==> flow/design.v (excerpt) <==
module ELA(clk, rst, ready, in_data, data_rd, req, wen, addr, data_wr, done);
	input					clk;
	input					rst;
	input					ready;
	input			[7:0]	in_data;
	input			[7:0]	data_rd;
	output	reg				req;
	output	reg				wen;
	output	reg		[12:0]	addr;
	output	reg		[7:0]	data_wr;
	output	reg				done;
reg					[7:0]	S_buffer	[127:0];
reg					[7:0]	L_buffer	[2:0];
reg					[8:0]	result;
reg					[2:0]	control;
reg					[7:0]	timer_s;
wire				[8:0]	d11;
wire				[8:0]	d22;
wire				[8:0]	d33;
wire				[7:0]	d1;
wire				[7:0]	d2;
wire				[7:0]	d3;
assign 				d11 = (L_buffer[2] - S_buffer[0]);
assign				d22 = (L_buffer[1] - S_buffer[1]);
assign				d33 = (L_buffer[0] - S_buffer[2]);
assign 				d1 = d11[8] ? -d11[7:0] : d11[7:0];
assign				d2 = d22[8] ? -d22[7:0] : d22[7:0];
assign				d3 = d33[8] ? -d33[7:0] : d33[7:0];
reg					[1:0]	min;
reg         		[2:0]	state;
reg         		[2:0]	next_state;
parameter   		Rowf      	= 3'd0;
parameter   		comp      	= 3'd1;
parameter   		read       	= 3'd2;
parameter   		fish       	= 3'd3;
parameter   		stop        = 3'd4;
integer 			i;
always @(posedge clk or posedge rst)
begin
	if (rst)
	begin
		timer_s <= 8'd0;
	end
	else if ((control == 3'd0 && timer_s == 8'd130) || (control == 3'd1 && timer_s == 8'd131) ||(control == 3'd2 && timer_s == 8'd128) || control == 3'd4)
	begin
		timer_s <= 8'd0;
	end
	else
	begin
  ...
make LEC_CHECK=0 CAP_MARGIN=20 CORE_MARGIN=2 CORE_UTILIZATION=59 SLEW_MARGIN=20 finish   # period 4.09 ns
run.sh (not shown) runs the stock make flow with config.mk's settings and CLKGATE_MAP_FILE=.
The baseline reached the layout checks and failed them: negative setup slack.
Then changed:
- CORE_UTILIZATION: 59 -> 40
- clock period: 4.09 -> 10.0 ns (I/O delays scaled with it)
Effect: The changed run completed with no timing, DRC or antenna violations; design area drops by 4.4%; area after synthesis does not change; setup slack gets better by 4.6 ns; utilization decreases by 25 points; via count decreases by 5.0%; power is lower by 61%; hold slack is worse by 0.0052 ns; clock-buffer cell count is higher by 8; critical path depth shrinks by 3; routed wire length shrinks by 4.0%.
Then changed:
- CORE_UTILIZATION: 40 -> 72
- CTS_CLUSTER_SIZE: unset -> 31
- PLACE_DENSITY_LB_ADDON: unset -> 0.0
- clock period: 10.0 -> 4.35 ns (I/O delays scaled with it)
This time the run never finished: it broke off in 5_1_grt.
Area after synthesis stays the same.
Synthesized cell count is unchanged.
Die size shrinks by 44%.
Then changed:
- CORE_UTILIZATION: 72 -> 40
- CTS_CLUSTER_SIZE: 31 -> unset
- PLACE_DENSITY_LB_ADDON: 0.0 -> unset
- clock period: 4.35 -> 6.15 ns (I/O delays scaled with it)
Effect:
- This time the run went through all stages and came out clean
- synthesized cell count stays the same
- die area goes up by about 80%
- area after synthesis does not change
Then changed:
- CORE_UTILIZATION: 40 -> 66
- SETUP_SLACK_MARGIN: unset -> 1.0
- TNS_END_PERCENT: unset -> 5
- clock period: 6.15 -> 3.42 ns (I/O delays scaled with it)
What happened:
- With this change the flow finished but fails on negative setup slack
- setup slack loses 2.2 ns
- worst hold slack loses 0.024 ns
- non-clock buffer count climbs by 260
- global-route usage climbs by 18 points
- cell area went up by 5.8%
- cell count shrinks by 7.1%
- routed wire length climbs by 65%
Then changed:
- CORE_UTILIZATION: 66 -> 65
- CTS_CLUSTER_SIZE: unset -> 43
- SETUP_SLACK_MARGIN: 1.0 -> 0.89
- TNS_END_PERCENT: 5 -> unset
- clock period: 3.42 -> 3.44 ns (I/O delays scaled with it)
After rerunning: The changed run reached the layout checks and failed them: negative setup slack; worst setup slack gets worse by 0.071 ns; via count increases by a few percent; final cell count increases by a few percent; maximum frequency decreases slightly; count of clock-buffer cells in the layout decreases by 14; die area increases slightly; register-to-register slack gets worse by 0.07 ns.

* * *

Starting RTL as in the previous note.
Settings: LEC_CHECK=0, CAP_MARGIN=20, CORE_MARGIN=2, CORE_UTILIZATION=72, CTS_CLUSTER_SIZE=39, SLEW_MARGIN=20; clock period 4.56 ns.
The first run stopped in global routing.
==> next run, changes <==
Settings changed: CORE_UTILIZATION 72 to 70, CTS_CLUSTER_SIZE 39 to 37.
Clock period 4.56 ns to 4.57 ns, I/O delays scaled along.
=> With this change the flow ran to the end with violations: setup timing; die size rises by 2.8%; synthesized area stays the same; synthesized cell count is unchanged.

* * *

## wip/sierra
Starting RTL as in the previous note.
==> flow/config.mk <==
export PLATFORM = sky130hd
export DESIGN_NAME = ELA
export DESIGN_NICKNAME = ELA
export VERILOG_FILES = /design/flow/design.v
export SDC_FILE = /design/flow/constraint.sdc
export NUM_CORES = 4
export LEC_CHECK = 0
export ABC_AREA = 1
export CAP_MARGIN = 20
export CORE_MARGIN = 2
export CORE_UTILIZATION = 72
export CTS_CLUSTER_SIZE = 72
export PLACE_DENSITY_LB_ADDON = 0.01
export SETUP_SLACK_MARGIN = 1.69
export SLEW_MARGIN = 20
==> flow/constraint.sdc <==
create_clock -name core_clock -period 9.33 [get_ports {clk}]
set_input_delay 1.8660 -clock core_clock [delete_from_list [all_inputs] [get_ports {clk}]]
set_output_delay 1.8660 -clock core_clock [all_outputs]
set_load 0.01 [all_outputs]
#### Input delta (wip/harbor over wip/sierra)
- PLACE_DENSITY_LB_ADDON changed from 0.01 to 0.0
- ABC_AREA removed (was 1)
- CTS_CLUSTER_SIZE changed from 72 to 48
- SETUP_SLACK_MARGIN removed (was 1.69)
- the clock period (ns, I/O delays scaled along) changed from 9.33 to 4.35
### Flow results
wip/harbor: it failed with a tool error in clock tree synthesis (4_1_cts), so there are no final results.
In the reports for wip/harbor and wip/sierra, the larger placed wire-length estimate belongs to wip/harbor.
On height of the chip, wip/harbor and wip/sierra are neck and neck.
wip/harbor vs wip/sierra, post-synthesis mux area share went up by 0.88 points.
Between wip/harbor and wip/sierra, the difference in placeable core region is negligible.
Reported for wip/harbor and wip/sierra, number of top-level pins turned out identical to the last digit.
wip/harbor and wip/sierra ended up with nearly the same share of the core filled by cells before placement.
For the post-detailed-placement cell area, wip/harbor came in 3.0% higher than wip/sierra did.
Fraction of registers with async set or reset after synthesis came out exactly the same in wip/harbor and wip/sierra.
wip/harbor against wip/sierra: worst setup slack after placement lost 4.21 ns; synthesized area per cell higher.
[inputs] wip/xenon vs wip/harbor
- swapping 48 for 27 in CTS_CLUSTER_SIZE
- swapping 72 for 70 in CORE_UTILIZATION
- swapping 4.35 for 3.42 in the clock period (ns, I/O delays scaled along)
--- outcome ---
Per the comparison of wip/xenon with wip/harbor, AND-OR/OR-AND share of the synthesized area flat, total core area climbed 2000 sq um, setup slack after placement went down by 0.93 ns, number of placement rows climbed about 2.4%, mapped cell area held. Each of wip/xenon and wip/harbor falls short of a clean finish. No crash in wip/xenon: every stage finished, but the layout fails its final checks due to setup timing. Run status, wip/harbor: aborted in clock tree synthesis (4_1_cts), error DPL-0033. Side by side, global placer's final weighted congestion turned out lower in wip/xenon than in wip/harbor. Taking wip/harbor as the reference point, the vertical die dimension of wip/xenon rises by 3.3 um.
## Diff of input files: wip/zinc against wip/xenon
- a change of CORE_UTILIZATION from 70 to 40
- an added MIN_ROUTING_LAYER of met2
- a deleted PLACE_DENSITY_LB_ADDON that had been 0.0
- a change of CTS_CLUSTER_SIZE from 27 to 20
- an added SETUP_SLACK_MARGIN of 0.5
- a change of CAP_MARGIN from 20 to 35
- a change of the clock period (ns, I/O delays scaled along) from 3.42 to 10.0
### Flow results
- What wip/xenon reported for via count of the first global-routing pass has to be multiplied by 1.20 to get the figure for wip/zinc.
- wip/zinc did not stop at any stage, and its layout met the timing, DRC and antenna checks.
- Max-slew violation total from the final report came out exactly the same in wip/zinc and wip/xenon.
- Taking wip/xenon as the reference, in wip/zinc met2 track utilization from global routing lost 36 points; wire length lost 49,000 um; relative area change from synthesis to final layout lost 6.7 points; slack of the worst reg-to-reg path picked up an extra 5.87 ns; final area lost about 5.5%.
- Die area: higher on wip/zinc
Power figures rest on the tool's default switching activity, not on a simulated workload.
